before:
Design exponent_multiplier, start of the top module:
module exponent_multiplier (
    i_clk, i_rst_n,
    i_load, i_start, i_select,
    i_A, i_B,
    o_done, led_select, o_P,
	seg_i_A_ten, seg_i_A_unit, 
	seg_i_B_ten, seg_i_B_unit, 
	seg_o_P_thousand, seg_o_P_hundred, seg_o_P_ten, seg_o_P_unit
);
    input wire i_clk, i_rst_n;
    input wire i_load, i_start, i_select;
    input [3:0] i_A, i_B;
    output reg o_done, led_select;
    output reg [29:0] o_P;
	output reg [6:0] seg_i_A_ten, seg_i_A_unit;
	output reg [6:0] seg_i_B_ten, seg_i_B_unit;
	output reg [6:0] seg_o_P_thousand, seg_o_P_hundred, seg_o_P_ten, seg_o_P_unit;
    parameter IDLE = 3'b000, LOAD = 3'b001, CALC = 3'b010, FINISH = 3'b011;
    reg [2:0] current_state;
    reg [3:0] reg_A, reg_B;
	reg [3:0] led_reg_A, led_reg_B;
    reg [19:0] reg_A_shift;
    reg [29:0] reg_P_exp;
    reg [7:0] reg_P_mul;
    reg [3:0] counter_exp;
    reg [2:0] index_bit_B;
    reg exp_done, mul_done;
  ...
clock: 47.8 ns
lec_check: 0
abc_area: 1
cap_margin: 10
core_aspect_ratio: 1.45
core_margin: 2
core_utilization: 70
cts_cluster_diameter: 200
cts_cluster_size: 80
max_routing_layer: met4
min_routing_layer: met1
setup_slack_margin: 1.01
slew_margin: 20
tns_end_percent: 25
run.sh (not shown) runs the stock make flow with config.mk's settings and CLKGATE_MAP_FILE=.
before did not run to completion, as it errored out during global routing (5_1_grt).
> inputs changed (before -> after)
Settings: clearing ABC_AREA, which used to be 1; swapping 70 for 72 in CORE_UTILIZATION; swapping 80 for 90 in CTS_CLUSTER_SIZE; swapping 10 for 5 in CAP_MARGIN; putting PLACE_DENSITY at 0.63 where nothing was set; clearing MAX_ROUTING_LAYER, which used to be met4; swapping 1.01 for 0.3 in SETUP_SLACK_MARGIN; clearing CTS_CLUSTER_DIAMETER, which used to be 200; swapping 47.8 for 49.6 in the clock period (ns, I/O delays scaled along).
Notes after the runs:
- after completed every stage of the flow, and the final layout passed the timing, design-rule and antenna checks.
- Per the comparison of after with before, total CTS buffers saw little to no change, total of cells resized after clock tree synthesis went down 171, floorplan die height moved down.
- Netlist area before placement: after < before
- after vs before, total number of placement rows went down by 2.
- Summary of after over before: die size saw a decrease; area figure in the yosys stat output fell by about 0.9%; final weighted congestion in routability-driven placement decreased about 3.7%.


The RTL this note starts from:
==> flow/design.v <==
module exponent_multiplier (
    i_clk, i_rst_n,
    i_load, i_start, i_select,
    i_A, i_B,
    o_done, led_select, o_P,
	seg_i_A_ten, seg_i_A_unit, 
	seg_i_B_ten, seg_i_B_unit, 
	seg_o_P_thousand, seg_o_P_hundred, seg_o_P_ten, seg_o_P_unit
);
    input wire i_clk, i_rst_n;
    input wire i_load, i_start, i_select;
    input [3:0] i_A, i_B;
    output reg o_done, led_select;
    output reg [29:0] o_P;
	output reg [6:0] seg_i_A_ten, seg_i_A_unit;
	output reg [6:0] seg_i_B_ten, seg_i_B_unit;
	output reg [6:0] seg_o_P_thousand, seg_o_P_hundred, seg_o_P_ten, seg_o_P_unit;
    parameter IDLE = 3'b000, LOAD = 3'b001, CALC = 3'b010, FINISH = 3'b011;
    reg [2:0] current_state;
    reg [3:0] reg_A, reg_B;
	reg [3:0] led_reg_A, led_reg_B;
    reg [19:0] reg_A_shift;
    reg [29:0] reg_P_exp;
    reg [7:0] reg_P_mul;
    reg [3:0] counter_exp;
    reg [2:0] index_bit_B;
    reg exp_done, mul_done;
    always @(posedge i_clk or negedge i_rst_n) begin
        if (!i_rst_n) begin
            reg_A <= 4'b0;
            reg_B <= 4'b0;
            reg_P_exp <= 30'b1;
            reg_P_mul <= 8'b0;
            reg_A_shift <= 20'b0;
			led_reg_A <= 4'b0;	
			led_reg_B <= 4'b0;	
            o_done <= 0;
			led_select <= 0;
            o_P <= 30'b0;
            counter_exp <= 4'b0;
            index_bit_B <= 3'b0;
            exp_done <= 0;
            mul_done <= 0;
            current_state <= IDLE;
        end
        else begin
            case (current_state)
                IDLE: begin
                    reg_A <= 4'b0;
                    reg_B <= 4'b0;
                    reg_P_exp <= 30'b1;
                    reg_P_mul <= 8'b0;
                    reg_A_shift <= 20'b0;
                    o_done <= 0;
					led_select <= 0;
                    o_P <= 30'b0;
                    counter_exp <= 4'b0;
                    index_bit_B <= 3'b0;
                    exp_done <= 0;
                    mul_done <= 0;
                    if (!i_load) begin 
                        reg_A <= i_A;
						led_reg_A <= i_A;
                        reg_B <= i_B;
						led_reg_B <= i_B;
                        reg_A_shift <= {16'b0, i_A};
                        current_state <= LOAD;
                    end                    
                end    
                LOAD: begin                    
                    current_state <= (!i_start) ? CALC : LOAD;
                end
                CALC: begin
                    if (i_start) begin
                        if (!exp_done) begin
                            if (counter_exp < reg_B) begin
                                reg_P_exp <= reg_P_exp * reg_A;
                                counter_exp <= counter_exp + 1;
                            end
                            else begin
                                exp_done <= 1;
                            end
                        end
                        if (!mul_done) begin
                            if (index_bit_B < 4) begin
                                if (reg_B[index_bit_B]) begin
                                    reg_P_mul <= reg_P_mul + reg_A_shift[7:0];
                                end
                                reg_A_shift <= reg_A_shift << 1;
                                index_bit_B <= index_bit_B + 1;
                            end
                            else begin
                                mul_done <= 1;
                            end
                        end
                        if (exp_done && mul_done) begin
                            current_state <= FINISH;
                        end
                    end
                end
                FINISH: begin
                    o_done <= 1;
                    led_select <= !i_select;
                    if (!i_select) begin
                        o_P <= reg_P_exp;
                    end
                    else if (i_select) begin
                        o_P <= {22'b0, reg_P_mul};
                    end
                    if (!i_start) begin
                        current_state <= IDLE;
                    end
                end
            endcase
        end
    end
	always @(*) begin                 
		case (led_reg_A % 10)
			4'd0: seg_i_A_unit = 7'b1000000;
			4'd1: seg_i_A_unit = 7'b1111001;
			4'd2: seg_i_A_unit = 7'b0100100;
			4'd3: seg_i_A_unit = 7'b0110000;
			4'd4: seg_i_A_unit = 7'b0011001;
			4'd5: seg_i_A_unit = 7'b0010010;
			4'd6: seg_i_A_unit = 7'b0000010;
			4'd7: seg_i_A_unit = 7'b1111000;
			4'd8: seg_i_A_unit = 7'b0000000;
			4'd9: seg_i_A_unit = 7'b0010000;
			default: seg_i_A_unit = 7'b1000000;
		endcase
		case (led_reg_A / 10)
			4'd0: seg_i_A_ten = 7'b1000000;
			4'd1: seg_i_A_ten = 7'b1111001;
			4'd2: seg_i_A_ten = 7'b0100100;
			4'd3: seg_i_A_ten = 7'b0110000;
			4'd4: seg_i_A_ten = 7'b0011001;
			4'd5: seg_i_A_ten = 7'b0010010;
			4'd6: seg_i_A_ten = 7'b0000010;
			4'd7: seg_i_A_ten = 7'b1111000;
			4'd8: seg_i_A_ten = 7'b0000000;
			4'd9: seg_i_A_ten = 7'b0010000;
			default: seg_i_A_ten = 7'b1000000;
		endcase
		case (led_reg_B % 10)
			4'd0: seg_i_B_unit = 7'b1000000;
			4'd1: seg_i_B_unit = 7'b1111001;
			4'd2: seg_i_B_unit = 7'b0100100;
			4'd3: seg_i_B_unit = 7'b0110000;
			4'd4: seg_i_B_unit = 7'b0011001;
			4'd5: seg_i_B_unit = 7'b0010010;
			4'd6: seg_i_B_unit = 7'b0000010;
			4'd7: seg_i_B_unit = 7'b1111000;
			4'd8: seg_i_B_unit = 7'b0000000;
			4'd9: seg_i_B_unit = 7'b0010000;
			default: seg_i_B_unit = 7'b1000000;
		endcase
		case (led_reg_B / 10)
			4'd0: seg_i_B_ten = 7'b1000000;
			4'd1: seg_i_B_ten = 7'b1111001;
			4'd2: seg_i_B_ten = 7'b0100100;
			4'd3: seg_i_B_ten = 7'b0110000;
			4'd4: seg_i_B_ten = 7'b0011001;
			4'd5: seg_i_B_ten = 7'b0010010;
			4'd6: seg_i_B_ten = 7'b0000010;
			4'd7: seg_i_B_ten = 7'b1111000;
			4'd8: seg_i_B_ten = 7'b0000000;
			4'd9: seg_i_B_ten = 7'b0010000;
			default: seg_i_B_ten = 7'b1000000;
		endcase
		case (o_P % 10)
			4'd0: seg_o_P_unit = 7'b1000000;
			4'd1: seg_o_P_unit = 7'b1111001;
			4'd2: seg_o_P_unit = 7'b0100100;
			4'd3: seg_o_P_unit = 7'b0110000;
			4'd4: seg_o_P_unit = 7'b0011001;
			4'd5: seg_o_P_unit = 7'b0010010;
			4'd6: seg_o_P_unit = 7'b0000010;
			4'd7: seg_o_P_unit = 7'b1111000;
			4'd8: seg_o_P_unit = 7'b0000000;
			4'd9: seg_o_P_unit = 7'b0010000;
			default: seg_o_P_unit = 7'b1000000;
		endcase
		case ((o_P / 10) % 10)
			4'd0: seg_o_P_ten = 7'b1000000;
			4'd1: seg_o_P_ten = 7'b1111001;
			4'd2: seg_o_P_ten = 7'b0100100;
			4'd3: seg_o_P_ten = 7'b0110000;
			4'd4: seg_o_P_ten = 7'b0011001;
			4'd5: seg_o_P_ten = 7'b0010010;
			4'd6: seg_o_P_ten = 7'b0000010;
			4'd7: seg_o_P_ten = 7'b1111000;
			4'd8: seg_o_P_ten = 7'b0000000;
			4'd9: seg_o_P_ten = 7'b0010000;
			default: seg_o_P_ten = 7'b1000000;
		endcase
		case ((o_P / 100) % 10)
			4'd0: seg_o_P_hundred = 7'b1000000;
			4'd1: seg_o_P_hundred = 7'b1111001;
			4'd2: seg_o_P_hundred = 7'b0100100;
			4'd3: seg_o_P_hundred = 7'b0110000;
			4'd4: seg_o_P_hundred = 7'b0011001;
			4'd5: seg_o_P_hundred = 7'b0010010;
			4'd6: seg_o_P_hundred = 7'b0000010;
			4'd7: seg_o_P_hundred = 7'b1111000;
			4'd8: seg_o_P_hundred = 7'b0000000;
			4'd9: seg_o_P_hundred = 7'b0010000;
			default: seg_o_P_hundred = 7'b1000000;
		endcase
		case ((o_P / 1000) % 10)
			4'd0: seg_o_P_thousand = 7'b1000000;
			4'd1: seg_o_P_thousand = 7'b1111001;
			4'd2: seg_o_P_thousand = 7'b0100100;
			4'd3: seg_o_P_thousand = 7'b0110000;
			4'd4: seg_o_P_thousand = 7'b0011001;
			4'd5: seg_o_P_thousand = 7'b0010010;
			4'd6: seg_o_P_thousand = 7'b0000010;
			4'd7: seg_o_P_thousand = 7'b1111000;
			4'd8: seg_o_P_thousand = 7'b0000000;
			4'd9: seg_o_P_thousand = 7'b0010000;
			default: seg_o_P_thousand = 7'b1000000;		
		endcase
    end
endmodule
make LEC_CHECK=0 CAP_MARGIN=20 CORE_MARGIN=2 CORE_UTILIZATION=72 CTS_CLUSTER_DIAMETER=227 CTS_CLUSTER_SIZE=32 SLEW_MARGIN=20 TNS_END_PERCENT=5 finish   # period 40.9 ns
The first run did not get past 5_1_grt with GRT-0232.
Edit:
Settings changed: CORE_UTILIZATION 72 to 40, CTS_CLUSTER_DIAMETER 227 to default, CTS_CLUSTER_SIZE 32 to default, PLACE_DENSITY from default to 0.6, TNS_END_PERCENT 5 to default.
Clock period 40.9 ns to 48.9 ns, I/O delays scaled along.
The new run completed without violations.
Die size went up by well over a third.
Synthesized cell count stays the same.
Area after synthesis is unchanged.
Edit:
Clock period 48.9 ns to 50.0 ns, I/O delays scaled along.
Core utilization went down by 0.59 points.
Die area stays the same.
Final cell count went down by 0.61%.
Global-route usage went down by 0.40 points.
Register-to-register slack improves by 990 ps.
Non-clock buffer count went down by 44.
Edit:
Settings changed: CORE_UTILIZATION 40 to 25.
Clock period 50.0 ns to 48.9 ns, I/O delays scaled along.
- via count goes up by about 1.3%
- final cell count went up by 12%
- flip-flop count does not change


harbor:
Starts from the design.v that is shown in full above.
export LEC_CHECK = 0
export CAP_MARGIN = 20
export CORE_MARGIN = 2
export CORE_UTILIZATION = 40
export GPL_ROUTABILITY_DRIVEN = 0
export GPL_TIMING_DRIVEN = 0
export SLEW_MARGIN = 20
create_clock -name core_clock -period 50.0 [get_ports {i_clk}]
Modified inputs, cedar compared to harbor
-- flow/config.mk --
<<< harbor, line 8
>>> cedar, line 8
export ABC_AREA = 1
<<< harbor, line 11
export GPL_ROUTABILITY_DRIVEN = 0
export GPL_TIMING_DRIVEN = 0
>>> cedar, line 12
export CTS_CLUSTER_DIAMETER = 232
export MIN_ROUTING_LAYER = met2
export PLACE_DENSITY = 0.6
Every stage of cedar finished as expected; the final checks, on the other hand, flagged negative setup slack, which means the layout fails.
[cedar] buffer share of cell area rose 4.6 points relative to harbor
Of cedar and harbor, harbor shows the lower count of mapped cells out of synthesis, with cedar above it.
cedar vs. harbor: floorplan die width grew by about 0.43%; worst slack on hold paths grew by 0.0069 ns; synthesized area grew by about 0.9%.
Utilization after layout was higher in cedar than in harbor.
Taking cedar as 1.0, harbor lands at 1.08 on wire length of the first global-routing pass.
The following lists how zinc was set up differently from cedar:
-- flow/config.mk --
<<< cedar, line 10
>>> zinc, line 10
export CELL_PAD_IN_SITES_GLOBAL_PLACEMENT = 3
export CORE_ASPECT_RATIO = 0.63
<<< cedar, line 13
export MIN_ROUTING_LAYER = met2
>>> zinc, line 15
export MIN_ROUTING_LAYER = met1
==> comparison <==
zinc did not make it past 3_1_place_gp_skip_io, where a tool error ended it. As far as die area is concerned, zinc and cedar perform about the same. cedar has a higher site row count than zinc. Relative to cedar, die width has increased by about 26% in zinc. For placeable core region, zinc and cedar come out practically identical. In terms of starting density of the core, zinc and cedar differ only marginally. Min vertical extent of the die across zinc and cedar: zinc. From zinc to cedar, distinct cell type count after synthesis did not move at all. Compared cedar against zinc; post-synthesis async set-or-reset flop share within noise. Fraction of the mapped netlist area in simple logic gates: cedar vs zinc identical.
The inputs of garnet differ from those of zinc as listed below.
-- flow/config.mk --
<<< zinc, line 8
export ABC_AREA = 1
>>> garnet, line 8
<<< zinc, line 10
export CELL_PAD_IN_SITES_GLOBAL_PLACEMENT = 3
export CORE_ASPECT_RATIO = 0.63
>>> garnet, line 9
<<< zinc, line 13
export CORE_UTILIZATION = 40
export CTS_CLUSTER_DIAMETER = 232
export MIN_ROUTING_LAYER = met1
>>> garnet, line 10
export CORE_UTILIZATION = 69
export CTS_CLUSTER_DIAMETER = 253
export CTS_CLUSTER_SIZE = 100
## What came out
The flow ran to completion for all of zinc and garnet but zinc, which stopped partway. Status(zinc) = ERROR, stage = 3_1_place_gp_skip_io. Looking at total number of placement rows, garnet sits about 4.3% below zinc. Diff zinc -> garnet: die outline height lost about 4.4%; pre-placement core utilization picked up an extra 29 points; area after synthesis lost about 0.9%.


RTL: the design.v shown in full above, as it stands there.
make LEC_CHECK=0 ABC_AREA=1 CAP_MARGIN=20 CORE_MARGIN=2 CORE_UTILIZATION=40 CTS_CLUSTER_SIZE=16 PLACE_DENSITY=0.95 SLEW_MARGIN=20 finish   # period 50.0 ns
The baseline failed in global routing (5_1_grt).
Change:
ABC_AREA = default   (was 1)
CELL_PAD_IN_SITES_DETAIL_PLACEMENT = 1   (was default)
CELL_PAD_IN_SITES_GLOBAL_PLACEMENT = 3   (was default)
CORE_ASPECT_RATIO = 0.66   (was default)
CORE_UTILIZATION = 62   (was 40)
CTS_CLUSTER_DIAMETER = 219   (was default)
CTS_CLUSTER_SIZE = 32   (was 16)
GPL_ROUTABILITY_DRIVEN = 1   (was default)
GPL_TIMING_DRIVEN = 0   (was default)
PLACE_DENSITY = default   (was 0.95)
What happened: This time the run aborted during global placement without I/O (3_1_place_gp_skip_io) with GPL-0301. Synthesized cell count fell by about a fifth. Die area fell by a quarter to a third. Area after synthesis fell slightly.
Change:
CELL_PAD_IN_SITES_DETAIL_PLACEMENT = default   (was 1)
CELL_PAD_IN_SITES_GLOBAL_PLACEMENT = default   (was 3)
CORE_ASPECT_RATIO = default   (was 0.66)
CORE_UTILIZATION = 58   (was 62)
CTS_CLUSTER_DIAMETER = default   (was 219)
CTS_CLUSTER_SIZE = default   (was 32)
GPL_ROUTABILITY_DRIVEN = default   (was 1)
GPL_TIMING_DRIVEN = default   (was 0)
clock period = 29.1 ns   (was 50.0 ns; I/O delays follow)
Outcome: The changed run finished but failed the layout checks on negative setup slack; die area is higher by 6.7%; area after synthesis stays the same; synthesized cell count is unchanged.
Change:
ABC_AREA = 1   (was default)
CORE_UTILIZATION = 40   (was 58)
CTS_CLUSTER_SIZE = 16   (was default)
PLACE_DENSITY = 0.92   (was default)
clock period = 50.0 ns   (was 29.1 ns; I/O delays follow)
The changed run died in global routing (5_1_grt); die size grows by well over a third; synthesized area grows slightly; synthesized cell count went up by a quarter to a third.
Change:
ABC_AREA = default   (was 1)
CELL_PAD_IN_SITES_DETAIL_PLACEMENT = 2   (was default)
CELL_PAD_IN_SITES_GLOBAL_PLACEMENT = 3   (was default)
CORE_ASPECT_RATIO = 0.66   (was default)
CORE_UTILIZATION = 50   (was 40)
CTS_CLUSTER_DIAMETER = 219   (was default)
CTS_CLUSTER_SIZE = 32   (was 16)
GPL_ROUTABILITY_DRIVEN = 1   (was default)
GPL_TIMING_DRIVEN = 0   (was default)
PLACE_DENSITY = default   (was 0.92)
SETUP_SLACK_MARGIN = 5.0   (was default)
This time the run stopped in global placement without I/O (3_1_place_gp_skip_io).
Synthesized cell count drops by about 20%.
Die size drops by about 20%.
Area after synthesis is lower by 0.87%.
Change:
ABC_AREA = 1   (was default)
CELL_PAD_IN_SITES_DETAIL_PLACEMENT = default   (was 2)
CELL_PAD_IN_SITES_GLOBAL_PLACEMENT = default   (was 3)
CORE_ASPECT_RATIO = default   (was 0.66)
CORE_UTILIZATION = 71   (was 50)
CTS_CLUSTER_DIAMETER = default   (was 219)
CTS_CLUSTER_SIZE = default   (was 32)
GPL_ROUTABILITY_DRIVEN = default   (was 1)
GPL_TIMING_DRIVEN = default   (was 0)
PLACE_DENSITY = 0.41   (was default)
clock period = 60.3 ns   (was 50.0 ns; I/O delays follow)
Now the flow produced a clean layout.
Area after synthesis went up slightly.
Die size went down by a quarter to a third.
Synthesized cell count went up by a quarter to a third.
